## mips
module mips(clk, rstb, mem_wr_data, mem_addr, mem_rd_data, mem_wr_ena, PC);
export LEC_CHECK = 0
export CAP_MARGIN = 20
export CORE_ASPECT_RATIO = 0.96
export CORE_MARGIN = 2
export CORE_UTILIZATION = 50
export CTS_CLUSTER_DIAMETER = 157
export GPL_ROUTABILITY_DRIVEN = 0
export HOLD_SLACK_MARGIN = 0.14
export MAX_ROUTING_LAYER = met4
export PLACE_DENSITY = 0.93
export SLEW_MARGIN = 20
create_clock -name core_clock -period 11.1 [get_ports {clk}]
run.sh (not shown) runs the stock make flow with config.mk's settings and CLKGATE_MAP_FILE=.
The starting point died in global routing with GRT-0116.
Edit:
==> flow/config.mk (replaced) <==
export PLATFORM = sky130hd
export DESIGN_NAME = mips
export DESIGN_NICKNAME = mips
export VERILOG_FILES = /design/flow/design.v
export SDC_FILE = /design/flow/constraint.sdc
export NUM_CORES = 4
export LEC_CHECK = 0
export CAP_MARGIN = 20
export CORE_MARGIN = 2
export CORE_UTILIZATION = 66
export CTS_CLUSTER_DIAMETER = 104
export MAX_ROUTING_LAYER = met4
export SETUP_SLACK_MARGIN = 1.64
export SLEW_MARGIN = 20
==> flow/constraint.sdc (replaced) <==
create_clock -name core_clock -period 10.4 [get_ports {clk}]
set_input_delay 2.0800 -clock core_clock [delete_from_list [all_inputs] [get_ports {clk}]]
set_output_delay 2.0800 -clock core_clock [all_outputs]
set_load 0.01 [all_outputs]
After rerunning: The changed run died in global routing (GRT-0116). Area after synthesis does not change. Die area is lower by 24%. Synthesized cell count is unchanged.
Edit:
--- a/flow/config.mk
+++ b/flow/config.mk
@@ -9,6 +9,5 @@
 export CORE_MARGIN = 2
-export CORE_UTILIZATION = 66
-export CTS_CLUSTER_DIAMETER = 104
-export MAX_ROUTING_LAYER = met4
-export SETUP_SLACK_MARGIN = 1.64
+export CORE_UTILIZATION = 58
+export SETUP_SLACK_MARGIN = 1.87
 export SLEW_MARGIN = 20
+export TNS_END_PERCENT = 5
==> flow/constraint.sdc (replaced) <==
create_clock -name core_clock -period 7.19 [get_ports {clk}]
set_input_delay 1.4380 -clock core_clock [delete_from_list [all_inputs] [get_ports {clk}]]
set_output_delay 1.4380 -clock core_clock [all_outputs]
set_load 0.01 [all_outputs]
=> This time the run reached the layout checks and failed them: negative setup slack; area after synthesis does not change; die size rises by 14%; synthesized cell count is unchanged.
Edit:
--- a/flow/config.mk
+++ b/flow/config.mk
@@ -9,4 +9,5 @@
 export CORE_MARGIN = 2
-export CORE_UTILIZATION = 58
-export SETUP_SLACK_MARGIN = 1.87
+export CORE_UTILIZATION = 66
+export CTS_CLUSTER_SIZE = 58
+export PLACE_DENSITY = 0.6
 export SLEW_MARGIN = 20
==> flow/constraint.sdc (replaced) <==
create_clock -name core_clock -period 8.99 [get_ports {clk}]
set_input_delay 1.7980 -clock core_clock [delete_from_list [all_inputs] [get_ports {clk}]]
set_output_delay 1.7980 -clock core_clock [all_outputs]
set_load 0.01 [all_outputs]
=>
- The changed run stopped in global routing
- synthesized area stays the same
- synthesized cell count stays the same
- die size shrinks by 12%
Edit:
--- a/flow/config.mk
+++ b/flow/config.mk
@@ -9,6 +9,4 @@
 export CORE_MARGIN = 2
-export CORE_UTILIZATION = 66
-export CTS_CLUSTER_SIZE = 58
-export PLACE_DENSITY = 0.6
+export CORE_UTILIZATION = 72
+export PLACE_DENSITY = 0.65
 export SLEW_MARGIN = 20
-export TNS_END_PERCENT = 5
==> flow/constraint.sdc (replaced) <==
create_clock -name core_clock -period 7.71 [get_ports {clk}]
set_input_delay 1.5420 -clock core_clock [delete_from_list [all_inputs] [get_ports {clk}]]
set_output_delay 1.5420 -clock core_clock [all_outputs]
set_load 0.01 [all_outputs]
Outcome: The new run did not get past global routing with GRT-0116; synthesized cell count does not change; die area came out lower by 8.2%; area after synthesis does not change.
Edit:
--- a/flow/config.mk
+++ b/flow/config.mk
@@ -9,4 +9,6 @@
 export CORE_MARGIN = 2
-export CORE_UTILIZATION = 72
-export PLACE_DENSITY = 0.65
+export CORE_UTILIZATION = 58
+export PLACE_DENSITY = 0.6
+export SETUP_SLACK_MARGIN = 1.35
 export SLEW_MARGIN = 20
+export TNS_END_PERCENT = 5
==> flow/constraint.sdc (replaced) <==
create_clock -name core_clock -period 7.25 [get_ports {clk}]
set_input_delay 1.4500 -clock core_clock [delete_from_list [all_inputs] [get_ports {clk}]]
set_output_delay 1.4500 -clock core_clock [all_outputs]
set_load 0.01 [all_outputs]
Outcome: With this change the flow reached the layout checks and failed them: negative setup slack; area after synthesis does not change; die size is higher by about 24%; synthesized cell count stays the same.

---

mips again, from the RTL that the note above started with.
clock: 18.2 ns
lec_check: 0
abc_area: 1
cap_margin: 40
cell_pad_in_sites_global_placement: 3
core_margin: 2
core_utilization: 61
cts_cluster_size: 56
gpl_routability_driven: 0
min_routing_layer: met1
place_density_lb_addon: 0.18
slew_margin: 20
tns_end_percent: 5
The first run never finished: it broke off in 3_1_place_gp_skip_io, error FLW-0024.
Rerun with:
==> flow/config.mk (replaced) <==
export PLATFORM = sky130hd
export DESIGN_NAME = mips
export DESIGN_NICKNAME = mips
export VERILOG_FILES = /design/flow/design.v
export SDC_FILE = /design/flow/constraint.sdc
export NUM_CORES = 4
export LEC_CHECK = 0
export CAP_MARGIN = 20
export CORE_MARGIN = 2
export CORE_UTILIZATION = 58
export PLACE_DENSITY = 0.6
export SLEW_MARGIN = 20
==> flow/constraint.sdc (replaced) <==
create_clock -name core_clock -period 8.99 [get_ports {clk}]
set_input_delay 1.7980 -clock core_clock [delete_from_list [all_inputs] [get_ports {clk}]]
set_output_delay 1.7980 -clock core_clock [all_outputs]
set_load 0.01 [all_outputs]
The new run finished but failed the layout checks on setup timing.
Die size went up by 7.6%.
Synthesized cell count went down by 25%.
Area after synthesis went up by 2.3%.
Rerun with:
--- a/flow/config.mk
+++ b/flow/config.mk
@@ -10,2 +10,4 @@
-export CORE_UTILIZATION = 58
-export PLACE_DENSITY = 0.6
+export CORE_UTILIZATION = 66
+export CTS_CLUSTER_DIAMETER = 104
+export MAX_ROUTING_LAYER = met4
+export SETUP_SLACK_MARGIN = 1.87
==> flow/constraint.sdc (replaced) <==
create_clock -name core_clock -period 10.5 [get_ports {clk}]
set_input_delay 2.1000 -clock core_clock [delete_from_list [all_inputs] [get_ports {clk}]]
set_output_delay 2.1000 -clock core_clock [all_outputs]
set_load 0.01 [all_outputs]
What happened: The changed run aborted during 5_1_grt. Synthesized cell count does not change. Area after synthesis stays the same. Die area shrinks by 12%.

---

== run 1 ==
Starting RTL as in the previous note.
make LEC_CHECK=0 CAP_MARGIN=15 CORE_ASPECT_RATIO=0.74 CORE_MARGIN=2 CORE_UTILIZATION=68 CTS_CLUSTER_DIAMETER=74 CTS_CLUSTER_SIZE=21 GPL_TIMING_DRIVEN=1 MAX_ROUTING_LAYER=met4 SETUP_SLACK_MARGIN=0.86 SLEW_MARGIN=20 TNS_END_PERCENT=65 finish   # period 11.4 ns
For run 1, the flow was terminated by a tool error in global routing (5_1_grt) and produced no final design.
Edits applied to the flow inputs when going from run 1 to run 2:
==> flow/config.mk <==
export PLATFORM = sky130hd
export DESIGN_NAME = mips
export DESIGN_NICKNAME = mips
export VERILOG_FILES = /design/flow/design.v
export SDC_FILE = /design/flow/constraint.sdc
export NUM_CORES = 4
export LEC_CHECK = 0
export CAP_MARGIN = 20
export CORE_MARGIN = 2
export CORE_UTILIZATION = 65
export MAX_ROUTING_LAYER = met4
export SETUP_SLACK_MARGIN = 1.87
export SLEW_MARGIN = 20
export TNS_END_PERCENT = 5
==> flow/constraint.sdc <==
create_clock -name core_clock -period 11.3 [get_ports {clk}]
set_input_delay 2.2600 -clock core_clock [delete_from_list [all_inputs] [get_ports {clk}]]
set_output_delay 2.2600 -clock core_clock [all_outputs]
set_load 0.01 [all_outputs]
--- outcome ---
- Run 2 did not finish; the tool stopped in global routing (5_1_grt) with error GRT-0116.
- Max number of buffers inserted during clock tree synthesis across run 2 and run 1: run 2
- Die size | run 2 above run 1
- Reported for run 2 and run 1, synthesized instance count turned out identical to the last digit.
Relative to run 2, the following input files were edited for run 3:
diff --git a/flow/config.mk b/flow/config.mk
--- a/flow/config.mk
+++ b/flow/config.mk
@@ -8,7 +8,4 @@
 export CAP_MARGIN = 20
 export CORE_MARGIN = 2
-export CORE_UTILIZATION = 65
-export MAX_ROUTING_LAYER = met4
-export SETUP_SLACK_MARGIN = 1.87
+export CORE_UTILIZATION = 66
 export SLEW_MARGIN = 20
-export TNS_END_PERCENT = 5
==> flow/constraint.sdc <==
create_clock -name core_clock -period 10.4 [get_ports {clk}]
set_input_delay 2.0800 -clock core_clock [delete_from_list [all_inputs] [get_ports {clk}]]
set_output_delay 2.0800 -clock core_clock [all_outputs]
set_load 0.01 [all_outputs]
==> results <==
The runs compared here, run 3 and run 2, all ended either early or with open violations. [compare] base=run 2 new=run 3: count of state elements after synthesis neither gained nor lost much; die height lost about 0.75%; setup slack after placement lost 1.01 ns; number of cells produced by synthesis neither gained nor lost much. Diff run 2..run 3 | summed instance area of the synthesized netlist | unchanged. Re overall die width: run 3 and run 2 aren't equal, and the higher value belongs to run 2. Run 3: post-cts sizing count is about 14% lower than what run 2 reported. Compared with run 2, in run 3 number of standard-cell rows in the floorplan went down, sink count of the clock tree closely matched the old numbers, chip area shrank by 1.5%. Core utilization before placement delta for run 3 relative to run 2: 1.0 points higher.
### run 3 -> run 4
diff --git a/flow/config.mk b/flow/config.mk
--- a/flow/config.mk
+++ b/flow/config.mk
@@ -8,4 +8,7 @@
 export CAP_MARGIN = 20
 export CORE_MARGIN = 2
-export CORE_UTILIZATION = 66
+export CORE_UTILIZATION = 58
+export CTS_CLUSTER_DIAMETER = 189
+export PLACE_DENSITY = 0.6
 export SLEW_MARGIN = 20
+export TNS_END_PERCENT = 5
==> flow/constraint.sdc <==
create_clock -name core_clock -period 7.28 [get_ports {clk}]
set_input_delay 1.4560 -clock core_clock [delete_from_list [all_inputs] [get_ports {clk}]]
set_output_delay 1.4560 -clock core_clock [all_outputs]
set_load 0.01 [all_outputs]
Post-synthesis share of cell area spent on and-or and or-and gates essentially unchanged between run 4 and run 3.
Completing all stages was not enough for run 4: its layout failed the final checks because of setup timing.
Going from run 3 to run 4, chip height increased by 6.6% relative to the old numbers; placer's final routability congestion estimate decreased by 0.31% relative to the old numbers; post-CTS setup buffer count decreased by about 9% relative to the old numbers.
The die used by run 4 is larger than the one used by run 3.
The final reports for run 4 and run 3 show worst slack at placement lower in the former.
Inputs modified between run 4 and run 5:
diff --git a/flow/config.mk b/flow/config.mk
--- a/flow/config.mk
+++ b/flow/config.mk
@@ -8,7 +8,4 @@
 export CAP_MARGIN = 20
 export CORE_MARGIN = 2
-export CORE_UTILIZATION = 58
-export CTS_CLUSTER_DIAMETER = 189
-export PLACE_DENSITY = 0.6
+export CORE_UTILIZATION = 66
 export SLEW_MARGIN = 20
-export TNS_END_PERCENT = 5
==> flow/constraint.sdc <==
create_clock -name core_clock -period 10.5 [get_ports {clk}]
set_input_delay 2.1000 -clock core_clock [delete_from_list [all_inputs] [get_ports {clk}]]
set_output_delay 2.1000 -clock core_clock [all_outputs]
set_load 0.01 [all_outputs]
==> comparison <==
- Run 5 did not finish; a tool error ended it in global routing (5_1_grt).
- From run 5 to run 4, number of hold buffers added after cts did not move at all.
- The number of buffers added for setup after CTS of run 5 is higher than that of run 4.
- As far as distinct cell type count after synthesis is concerned, run 5 and run 4 perform about the same.
- Measured against run 5, the placeable core region of run 4 comes out at 1.14 times the reference value.
- Area of placed instances ends up higher on run 4.
- Changes observed in run 5 relative to run 4: routability congestion estimate from global placement fell by 1.3%, post-synth tally of flip-flops with integrated enable flat, cell count after placement lower, post-place setup slack higher.
- Run 4 → run 5: full die area fell by about 12%; effective utilization at floorplan picked up an extra 7.9 points.

---

## cedar
mips again, from the RTL that the note above started with.
clock: 12.6 ns
lec_check: 0
cap_margin: 20
cell_pad_in_sites_detail_placement: 2
core_aspect_ratio: 1.01
core_margin: 2
core_utilization: 28
cts_cluster_size: 40
max_routing_layer: met4
place_density_lb_addon: 0.27
setup_slack_margin: 2.11
slew_margin: 20
tns_end_percent: 10
Inputs modified between cedar and onyx:
Settings: a deleted MAX_ROUTING_LAYER that had been met4; a deleted CELL_PAD_IN_SITES_DETAIL_PLACEMENT that had been 2; a deleted SETUP_SLACK_MARGIN that had been 2.11; a deleted PLACE_DENSITY_LB_ADDON that had been 0.27; a deleted CTS_CLUSTER_SIZE that had been 40; a deleted CORE_ASPECT_RATIO that had been 1.01; a deleted TNS_END_PERCENT that had been 10; a change of CORE_UTILIZATION from 28 to 40; an added PLACE_DENSITY of 0.6; a change of the clock period (ns, I/O delays scaled along) from 12.6 to 12.8.
--- outcome ---
Between cedar and onyx, the register cell area after layout figures differ only marginally.
Run comparison: cedar capture point of the critical path PC[22]; onyx capture point of the critical path PC[1]
Taking onyx over cedar, the combinational power ratio works out to 0.878.
Logic area for onyx is lower than for cedar.
Diff cedar -> onyx: first-pass GRT wire length down 16%; proportion of power drawn by the clock network down 0.2 points; routed wire length down about 17%.
Comparing cedar and onyx, the higher post-route fraction of the period consumed by the critical path is on onyx.
The via count reported for onyx is lower than the one for cedar.
onyx ended up with met5 as its highest routed metal layer; cedar ended up with met4.
The higher slew at the pin closest to its max-slew limit came out of cedar.
Met3 usage (lower): cedar
Looking only at post-route standard cell area excluding fillers, and setting everything else aside, the lower value of cedar and onyx goes to onyx.
[inputs] garnet vs onyx
Settings: CORE_UTILIZATION changed from 40 to 58; SETUP_SLACK_MARGIN newly set to 1.64; TNS_END_PERCENT newly set to 5; PLACE_DENSITY removed (was 0.6); the clock period (ns, I/O delays scaled along) changed from 12.8 to 7.14.
[summary]
No stage failed in onyx, and the final checks on the layout all came back clean. To summarise garnet: no stage aborted, but the layout did not pass its checks, failing on setup timing. Changes observed in garnet relative to onyx: final total power up 95%, design area increased by about 9% relative to the old numbers, number of gates given a new drive strength after cts has increased, combinational fraction of design power has increased, part of the total power dissipated in the clock network now smaller. Changes observed in garnet relative to onyx: sequential share of layout area -2.5 points; detailed-route vias per instance +0.67; area of the synthesized netlist per yosys stat ~0 delta.
The inputs of amber differ from those of garnet as listed below.
Settings: SETUP_SLACK_MARGIN: 1.64 -> 1.87; CORE_UTILIZATION: 58 -> 66; CTS_CLUSTER_DIAMETER: unset -> 234; the clock period (ns, I/O delays scaled along): 7.14 -> 12.3.
==> comparison <==
FAIL amber @ global routing (5_1_grt): tool exited with error
Per the comparison of amber with garnet, clock buffer count from CTS +13; post-CTS setup repair buffer count -about 50%; and-or/or-and share of the synthesized area ~0 delta.
Comparing amber against garnet, there is no change at all in maximum count of clock buffers along a single path.
Relative to garnet, post-cts resize count has decreased by 311 in amber.
HPWL after detailed placement, garnet and amber: larger value in amber
Against garnet as the reference, amber delivers a higher setup slack at placement.
Delta (amber minus garnet): simple-gate portion of the synthesized area was more or less identical, cts-stage hold buffer count was more or less identical.
Compared garnet against amber; number of buffer cells added on primary ports within noise.
### amber -> fjord
Settings: CORE_UTILIZATION changed from 66 to 57; TNS_END_PERCENT removed (was 5); SETUP_SLACK_MARGIN changed from 1.87 to 1.64; CTS_CLUSTER_DIAMETER removed (was 234); the clock period (ns, I/O delays scaled along) changed from 12.3 to 10.4.
[summary]
Among amber and fjord, the run that stopped before the end is amber, and it is the only one.
Comparing worst slack at placement for amber and fjord, the bigger number came from amber.
fjord vs. amber: clock buffer count from CTS went down by about 8%.
Measured against each other, amber and fjord differ in placeable core area, the lower figure coming from amber.
Against amber, number of buffers inserted by post-CTS setup repair in fjord rose by more than 100%.
Going from amber to fjord, total placed cells including tap cells grows by 551.
Any difference in total number of H-tree levels between fjord and amber is small enough to ignore.
Power is estimated from default activity; no workload was simulated.
